## lagoon
==> flow/design.v <==
module half_adder(a, b, sum, carry);
	input a, b;
	output sum, carry;
	assign sum = a^b;
	assign carry = a&b;
endmodule
module add4b(a,b,sum);
	input [3:0] a,b;
	output [3:0] sum;
	wire [3:0] sum;
	assign sum = a + b;
endmodule
module add6b(a, b, sum);
	input [5:0] a,b;
	output [5:0] sum;
	wire [5:0] sum;
	assign sum = a + b;
endmodule
module add8b(a,b,sum);
	input [7:0] a,b;
	output [7:0] sum;
	wire [7:0] sum;
	assign sum = a + b;
endmodule
module add12b(a,b,sum);
	input [11:0] a,b;
	output [11:0] sum;
	wire [11:0] sum;
	assign sum = a + b;
endmodule
module add16b(a,b,sum);
	input [15:0] a,b;
	output [15:0] sum;
	wire [15:0] sum;
	assign sum = a + b;
endmodule
module add24b(a,b,sum);
	input [23:0] a,b;
	output [23:0] sum;
	wire [23:0] sum;
	assign sum = a + b;
endmodule
module add32b(a,b,sum);
	input [31:0] a,b;
	output [31:0] sum;
	wire [31:0] sum;
	assign sum = a + b;
endmodule
module add48b (
    input [47:0] a,
    input [47:0] b,
    output [47:0] sum
);
    assign sum = a + b;
endmodule
module vedic_multiplier_2x2(a, b, result_2x2);
	input[1:0] a, b;
	output[3:0] result_2x2;
	wire[3:0] temp;
	assign result_2x2[0] = a[0] & b[0];
	assign temp[0] = a[0] & b[1];
	assign temp[1] = a[1] & b[0];
	assign temp[2] = a[1] & b[1];
	half_adder h1(temp[0], temp[1], result_2x2[1], temp[3]);
	half_adder h2(temp[2], temp[3], result_2x2[2], result_2x2[3]);
endmodule
module vedic_multiplier_4x4(a, b, result_4x4);
	input[3:0] a, b;
	output[7:0] result_4x4;
	wire[3:0] q0, q1, q2, q3, w0, w1;
	wire[5:0] w2, w3, w4, w5, w6;
	vedic_multiplier_2x2 v2_0(a[1:0], b[1:0], q0[3:0]);
	vedic_multiplier_2x2 v2_1(a[1:0], b[3:2], q1[3:0]);
	vedic_multiplier_2x2 v2_2(a[3:2], b[1:0], q2[3:0]);
	vedic_multiplier_2x2 v2_3(a[3:2], b[3:2], q3[3:0]);
	assign w0[3:0] = {2'b0, q0[3:2]};
	add4b a4_0(w0[3:0], q1[3:0], w1[3:0]);
	assign w2 = {2'b0, q2[3:0]};
	assign w3 = {q3[3:0], 2'b0};
	add6b a6_0(w2, w3, w4);
	assign w5 = {2'b0, w1[3:0]};
	add6b a6_1(w4, w5, w6);
	assign result_4x4[7:2] = w6[5:0];
	assign result_4x4[1:0] = q0[1:0];
endmodule
module vedic_multiplier_8x8(a, b, result_8x8);
	input[7:0] a, b;
	output[15:0] result_8x8;
	wire[15:0] q0, q1, q2, q3;
	wire[7:0] w0, w1;
	wire[11:0] w2, w3, w4, w5, w6;
	vedic_multiplier_4x4 v4_0(a[3:0], b[3:0], q0[15:0]);
	vedic_multiplier_4x4 v4_1(a[3:0], b[7:4], q1[15:0]);
	vedic_multiplier_4x4 v4_2(a[7:4], b[3:0], q2[15:0]);
	vedic_multiplier_4x4 v4_3(a[7:4], b[7:4], q3[15:0]);
   assign w0[7:0] = {4'b0, q0[7:4]};
	add8b a8_0(w0, q1, w1);
	assign w2 = {4'b0, q2[7:0]};
	assign w3 = {q3[7:0], 4'b0};
	add12b a12_0(w2, w3, w4);
	assign w5 = {4'b0, w1[7:0]};
	add12b a12_1(w4, w5, w6);
	assign result_8x8[15:4] = w6[11:0];
	assign result_8x8[3:0] = q0[3:0];
endmodule
module vedic_multiplier_16x16(a, b, result_16x16);
	input[15:0] a, b;
	output[31:0] result_16x16;
	wire[15:0] q0, q1, q2, q3;
	wire[15:0] w0, w1;
	wire[23:0] w2, w3, w4, w5, w6;
	vedic_multiplier_8x8 v8_0(a[7:0], b[7:0], q0[15:0]);
	vedic_multiplier_8x8 v8_1(a[7:0], b[15:8], q1[15:0]);
	vedic_multiplier_8x8 v8_2(a[15:8], b[7:0], q2[15:0]);
	vedic_multiplier_8x8 v8_3(a[15:8], b[15:8], q3[15:0]);
   assign w0[15:0] = {8'b0, q0[15:8]};
	add16b a16_0(w0, q1, w1);
	assign w2 = {8'b0, q2[15:0]};
	assign w3 = {q3[15:0], 8'b0};
	add24b a24_0(w2, w3, w4);
	assign w5 = {8'b0, w1[15:0]};
	add24b a24_1(w4, w5, w6);
	assign result_16x16[31:8] = w6[23:0];
	assign result_16x16[7:0] = q0[7:0];
endmodule
module vedic_multiplier_32x32_pipelined(
    input clk,
    input [31:0] a, b,
    output reg [63:0] result_32x32
);
    wire [31:0] q0, q1, q2, q3;
    reg [31:0] q0_reg, q1_reg, q2_reg, q3_reg;
    reg [31:0] w1_reg;
    reg [47:0] w2, w3, w4_reg, w5_reg, w6_reg;
    reg [15:0] lo_d1, lo_d2, lo_d3;
    vedic_multiplier_16x16 v16_0(.a(a[15:0]), .b(b[15:0]), .result_16x16(q0));
    vedic_multiplier_16x16 v16_1(.a(a[15:0]), .b(b[31:16]), .result_16x16(q1));
    vedic_multiplier_16x16 v16_2(.a(a[31:16]), .b(b[15:0]), .result_16x16(q2));
    vedic_multiplier_16x16 v16_3(.a(a[31:16]), .b(b[31:16]), .result_16x16(q3));
    always @(posedge clk) begin
        q0_reg <= q0;
        q1_reg <= q1;
        q2_reg <= q2;
        q3_reg <= q3;
    end
    always @(posedge clk) begin
        w1_reg <= {16'b0, q0_reg[31:16]} + q1_reg;
    end
    always @(posedge clk) begin
        w2 <= {16'b0, q2_reg};
        w3 <= {q3_reg, 16'b0};
        w4_reg <= w2 + w3;
    end
    always @(posedge clk) begin
        w5_reg <= {16'b0, w1_reg};
        w6_reg <= w4_reg + w5_reg;
    end
    always @(posedge clk) begin
        lo_d1 <= q0_reg[15:0];
        lo_d2 <= lo_d1;
        lo_d3 <= lo_d2;
    end
	 always @(posedge clk) begin
	     result_32x32[63:16] <= w6_reg;
        result_32x32[15:0] <= lo_d3;
	 end 
endmodule
Settings: LEC_CHECK=0, ABC_AREA=1, CAP_MARGIN=15, CELL_PAD_IN_SITES_DETAIL_PLACEMENT=2, CELL_PAD_IN_SITES_GLOBAL_PLACEMENT=2, CORE_MARGIN=2, CORE_UTILIZATION=56, GPL_ROUTABILITY_DRIVEN=1, HOLD_SLACK_MARGIN=-0.08, PLACE_DENSITY_LB_ADDON=0.29, SLEW_MARGIN=20, TNS_END_PERCENT=35; clock period 10.2 ns.
run.sh (not shown) runs the stock make flow with config.mk's settings and CLKGATE_MAP_FILE=.
The log for lagoon ends in 3_1_place_gp_skip_io with error FLW-0024, so the run never completed.
[inputs] onyx vs lagoon
Settings: removing PLACE_DENSITY_LB_ADDON (formerly 0.29); removing CELL_PAD_IN_SITES_GLOBAL_PLACEMENT (formerly 2); changing CORE_UTILIZATION from 56 to 25; removing ABC_AREA (formerly 1); changing CAP_MARGIN from 15 to 20; removing HOLD_SLACK_MARGIN (formerly -0.08); removing TNS_END_PERCENT (formerly 35); removing GPL_ROUTABILITY_DRIVEN (formerly 1); removing CELL_PAD_IN_SITES_DETAIL_PLACEMENT (formerly 2); changing the clock period (ns, I/O delays scaled along) from 10.2 to 14.8.
==> comparison <==
No stage failed in onyx, and the final checks on the layout all came back clean. lagoon failed in 3_1_place_gp_skip_io with FLW-0024. Total core area, onyx vs lagoon: up by more than 100%. Xor and xnor fraction of the mapped netlist area: onyx > lagoon. Yosys-reported design area after synthesis: onyx vs lagoon down 4600 µm². Relative to lagoon, mean area per synthesized cell increased by 26% in onyx. Against lagoon, onyx reports a floorplan core density that is lower. Of onyx and lagoon, lagoon shows the lower count of cell types in the netlist, with onyx above it. On synthesized cell count, the higher figure sits with lagoon, not onyx. [onyx] total die size rose 110% relative to lagoon. Number of rows in the core area ends up lower on lagoon. The final reports for onyx and lagoon show post-synthesis share of cell area spent on full adders, half adders and majority gates higher in the former. Against lagoon, onyx comes in 4600 µm² lower on synthesized area.
What maple does differently from onyx at the input level:
Settings: putting SETUP_SLACK_MARGIN at -0.04 where nothing was set; swapping 25 for 71 in CORE_UTILIZATION; swapping 14.8 for 9.57 in the clock period (ns, I/O delays scaled along).
==> comparison <==
Summary across maple and onyx: the single failing run is maple. Taking onyx as the reference point, the number of filler instances in the final layout of maple falls by about 80%. maple vs. onyx: period utilization went up by 20 points. Of maple and onyx, the higher post-CTS setup-driven buffer insertion count belongs to maple. maple: layout-stage area growth over the synthesis result is 9.8 points higher than what onyx reported. On global-route usage: maple sits above onyx. | utilization of the core after routing | higher: maple |. Delta (maple minus onyx): final instance area saw an increase; routed wire length saw an increase; logic share of the area saw a decrease; number of clock-tree buffers in the layout saw a decrease.
